==> job 2619: inputs <==
==> flow/design.v <==
module life16(
    input clk,
    input load,
    input [255:0] data,
    output reg [255:0] q);
reg [3:0] sum;    
always @(posedge clk) begin
    if (load) begin q <= data; end
    else begin
        for (integer count = 0 ; count < 256 ; count++) begin
        if (count == 0) begin
            sum = q[1] + q[15] + q[16] + q[17] + q[31] + q[240] + q[241] +  q[255]; 
        end else if (count == 15) begin
            sum = q[14] + q[16] + q[0] + q[31] + q[240] + q[254] + q[30]  + q[255];
        end else if (count == 240) begin
            sum = q[0] + q[1] + q[15] + q[239] + q[241] + q[224] + q[225] + q[255];
        end else if (count == 255) begin
            sum = q[0] + q[14] +  q[15] + q[224] + q[238] + q[240] + q[239] + q[254];
        end else if (count > 0 && count < 15) begin
            sum = q[count -1] + q[count +1] + q[count +16] + q[count +15] + q[count +17] + q[count + 240] + q[count +239] + q[count +241];
        end else if (count % 16 == 0) begin 
            sum = q[count -1] + q[count +1] + q[count +15] + q[count +16] + q[count +17] + q[count -15] + q[count -16] + q[count +31];
        end else if (count % 16 == 15)  begin
            sum = q[count -1] + q[count +1] + q[count +15] + q[count -15]  + q[count +16] + q[count -16] + q[count -17]  + q[count -31];
        end else if (count > 240 && count < 255) begin
            sum = q[count -1] + q[count +1] + q[count - 15] + q[count - 16] + q[count - 17] + q[count - 240] + q[count - 241] + q[count - 239];
        end else begin
            sum = q[count -1] + q[count +1] + q[count -15] + q[count -16]  + q[count -17] + q[count +15] + q[count +16] + q[count +17];
        end
        if ((sum == 0 || sum == 1) || (sum >= 4)) begin
         	q[count] <= 0;
    	end else if (sum == 3) begin
         	q[count] <= 1;
    	end
    end
    end
end
endmodule
==> flow/run.sh <==
#!/bin/bash
# the make line also repeats each setting of config.mk as NAME=value (left out here)
make -C /OpenROAD-flow-scripts/flow DESIGN_CONFIG=/design/flow/config.mk WORK_HOME=/design/flow/orfs CLKGATE_MAP_FILE= finish
==> flow/config.mk <==
export PLATFORM = sky130hd
export DESIGN_NAME = life16
export DESIGN_NICKNAME = life16
export VERILOG_FILES = /design/flow/design.v
export SDC_FILE = /design/flow/constraint.sdc
export NUM_CORES = 4
export LEC_CHECK = 0
export CAP_MARGIN = 30
export CELL_PAD_IN_SITES_DETAIL_PLACEMENT = 1
export CELL_PAD_IN_SITES_GLOBAL_PLACEMENT = 1
export CORE_ASPECT_RATIO = 1.66
export CORE_MARGIN = 2
export CORE_UTILIZATION = 40
export HOLD_SLACK_MARGIN = 0.15
export MAX_ROUTING_LAYER = met4
export PLACE_DENSITY_LB_ADDON = 0.19
export SETUP_SLACK_MARGIN = 1.16
export SLEW_MARGIN = 20
==> flow/constraint.sdc <==
create_clock -name core_clock -period 5.0 [get_ports {clk}]
set_input_delay 1.0000 -clock core_clock [delete_from_list [all_inputs] [get_ports {clk}]]
set_output_delay 1.0000 -clock core_clock [all_outputs]
set_load 0.01 [all_outputs]
==> job 4562: changes against job 2619 <==
==> flow/config.mk (replaced) <==
export PLATFORM = sky130hd
export DESIGN_NAME = life16
export DESIGN_NICKNAME = life16
export VERILOG_FILES = /design/flow/design.v
export SDC_FILE = /design/flow/constraint.sdc
export NUM_CORES = 4
export LEC_CHECK = 0
export CAP_MARGIN = 20
export CELL_PAD_IN_SITES_DETAIL_PLACEMENT = 1
export CORE_ASPECT_RATIO = 1.66
export CORE_MARGIN = 2
export CORE_UTILIZATION = 40
export SLEW_MARGIN = 20
==> out/metrics.yaml <==
status: "complete, no violations"
min_from: "q[17]"
clkCellAreaFrac_pct: 1.86
clock.fmax_mhz: 224
grt_first_pass_wirelength_mm: 282
fin_crit_sh_pct: 89.4
critical-path-slowest-cell: "edfxtp_1"
fin_area_sq_um: 65900
worstHoldEndpoint: "q[2]"
(the above is from job 4562)
==> out/metrics.yaml <==
worstHoldEndpoint: "q[197]"
critical-path-slowest-cell: "fa_1"
fin_crit_sh_pct: 82.9
status: "complete, no violations"
clkCellAreaFrac_pct: 1.52
clock.fmax_mhz: 241
grt_first_pass_wirelength_mm: 295
(the above is from job 2619)

* * *

==> run B <==
RTL: the design.v shown in full above, as it stands there.
Settings: LEC_CHECK=0, ABC_AREA=1, CAP_MARGIN=10, CORE_ASPECT_RATIO=1.34, CORE_MARGIN=2, CORE_UTILIZATION=72, CTS_CLUSTER_SIZE=99, SETUP_SLACK_MARGIN=0.21, SLEW_MARGIN=20; clock period 2.52 ns.
run.sh (not shown) runs the stock make flow with config.mk's settings and CLKGATE_MAP_FILE=.
==> run D (differences from run B) <==
- ABC_AREA: 1 -> not set
- CAP_MARGIN: 10 -> 20
- CORE_ASPECT_RATIO: 1.34 -> not set
- CORE_UTILIZATION: 72 -> 70
- CTS_CLUSTER_SIZE: 99 -> 24
- HOLD_SLACK_MARGIN: not set -> -0.09
- SETUP_SLACK_MARGIN: 0.21 -> not set
==> flow/constraint.sdc (replaced) <==
create_clock -name core_clock -period 3.85 [get_ports {clk}]
set_input_delay 0.7700 -clock core_clock [delete_from_list [all_inputs] [get_ports {clk}]]
set_output_delay 0.7700 -clock core_clock [all_outputs]
set_load 0.01 [all_outputs]
==> run M (differences from run B) <==
- ABC_AREA: 1 -> not set
- CAP_MARGIN: 10 -> 40
- CORE_ASPECT_RATIO: 1.34 -> 0.5
- CTS_CLUSTER_DIAMETER: not set -> 304
- CTS_CLUSTER_SIZE: 99 -> 100
- PLACE_DENSITY: not set -> 0.41
- SETUP_SLACK_MARGIN: 0.21 -> not set
- TNS_END_PERCENT: not set -> 10
==> flow/constraint.sdc (replaced) <==
create_clock -name core_clock -period 1.85 [get_ports {clk}]
set_input_delay 0.3700 -clock core_clock [delete_from_list [all_inputs] [get_ports {clk}]]
set_output_delay 0.3700 -clock core_clock [all_outputs]
set_load 0.01 [all_outputs]
==> Implementation_results.wiki <==
== Flow metrics ==
{| class="wikitable"
! Metric !! Value
|-
| Net count after synthesis || 7,736
|-
| Detailed-placement wirelength estimate || 175,600 um
|-
| Instance area after placement || 0.07310 sq mm
|-
| Average size of a mapped cell || 9.953 sq um
|-
| Aoi share || 2.290%
|-
| Die height || 202.3 um
|-
| Simple logic cell fraction of the synthesized area || 11.84%
|-
| Total cell area reported by yosys after synthesis || 0.05660 sq mm
|-
| Last step reached || 4_1_cts
|-
| Result of the run || did not finish
|-
| Portion of netlist area occupied by mux cells || 4.527%
|-
| First error message || [ERROR DPL-0033] detailed placement checks failed during check placement.
|-
| Yosys cell count || 5,687
|}
Source of the figures above: run M

==> Implementation_results.wiki <==
== Flow metrics ==
{| class="wikitable"
! Metric !! Value
|-
| Net count after synthesis || 9,256
|-
| First error message || [ERROR GRT-0232] Routing congestion too high. Check the congestion heatmap in the GUI.
|-
| Instance area after placement || 0.07238 sq mm
|-
| Yosys cell count || 7,207
|-
| Simple logic cell fraction of the synthesized area || 18.63%
|-
| Portion of netlist area occupied by mux cells || 0%
|-
| Result of the run || did not finish
|-
| Aoi share || 0%
|-
| Average size of a mapped cell || 8.142 sq um
|-
| Last step reached || 5_1_grt
|}
Source of the figures above: run B

==> Implementation_results.wiki <==
== Metrics ==
{| class="wikitable"
! Metric !! Value
|-
| Instance area after placement || 0.06696 sq mm
|-
| List of failed layout checks || negative setup slack
|-
| Setup-violating endpoint count in the final report || 39
|-
| Result of the run || finished with violations
|-
| Die height || 288.4 um
|-
| Simple logic cell fraction of the synthesized area || 11.84%
|-
| Net count after synthesis || 7,736
|-
| Total cell area reported by yosys after synthesis || 0.05660 sq mm
|-
| PnR worst setup slack || -0.1949 ns
|-
| Portion of netlist area occupied by mux cells || 4.527%
|-
| Aoi share || 2.290%
|-
| Average size of a mapped cell || 9.953 sq um
|-
| Yosys cell count || 5,687
|}
Source of the figures above: run D


* * *

==> inputs of run F <==
Starts from the design.v that is shown in full above.
export LEC_CHECK = 0
export CAP_MARGIN = 20
export CORE_MARGIN = 2
export CORE_UTILIZATION = 70
export CTS_CLUSTER_DIAMETER = 28
export CTS_CLUSTER_SIZE = 36
export SETUP_SLACK_MARGIN = 1.06
export SLEW_MARGIN = 20
create_clock -name core_clock -period 3.78 [get_ports {clk}]
==> run G (differences from run F) <==
CAP_MARGIN = 10   (was 20)
CORE_UTILIZATION = 72   (was 70)
CTS_CLUSTER_DIAMETER = default   (was 28)
CTS_CLUSTER_SIZE = default   (was 36)
SETUP_SLACK_MARGIN = 0.21   (was 1.06)
==> flow/constraint.sdc (replaced) <==
create_clock -name core_clock -period 2.52 [get_ports {clk}]
set_input_delay 0.5040 -clock core_clock [delete_from_list [all_inputs] [get_ports {clk}]]
set_output_delay 0.5040 -clock core_clock [all_outputs]
set_load 0.01 [all_outputs]
==> summary of the runs <==
- Run G failed in clock tree synthesis on DPL-0038. Run F stopped in global routing (GRT-0232).
- In run F the die size is higher than in run G, by about 2.8%.
- Synthesized area is the same in run G and run F.
- Synthesized cell count is the same in run G and run F.
==> figures <==
Placed instance area: run F 0.06804 sq mm; run G 0.07377 sq mm
Chip area estimate from yosys synthesis: run F 0.05660 sq mm; run G 0.05660 sq mm
Setup WS pre-CTS: run F -0.2381 ns; run G -1.626 ns
Area fraction of the dominant cell type after synthesis: run F 36.18%; run G 36.18%
Die width: run F 288.4 um; run G 284.4 um
Cells after DPL: run F 7646; run G 8328
Post-synthesis instance total: run F 5687; run G 5687
Cells in synth_stat.txt: run F 5687; run G 5687
Placed wire-length estimate: run F 134400 um; run G 178300 um
XOR-XNOR Cells, Area Fraction: run F 0%; run G 0%
GP Congestion: run F 1.002; run G 0.9734
Result of the run: run F aborted with a tool error; run G aborted with a tool error
Failing step: run F global routing; run G clock tree synthesis
I/O pins: run F 514; run G 514
Compound-cell area share of the yosys netlist: run F 2.290%; run G 2.290%
Area of the mapped netlist: run F 0.05660 sq mm; run G 0.05660 sq mm
Number of rows created at floorplan: run F 104; run G 102
Total of buffers placed on input and output ports: run F 513; run G 513
Die boundary height: run F 288.4 um; run G 284.4 um
Chip Area: run F 0.08315 sq mm; run G 0.08087 sq mm
Core area: run F 0.08029 sq mm; run G 0.07759 sq mm
Effective utilization at floorplan: run F 70.50%; run G 72.94%
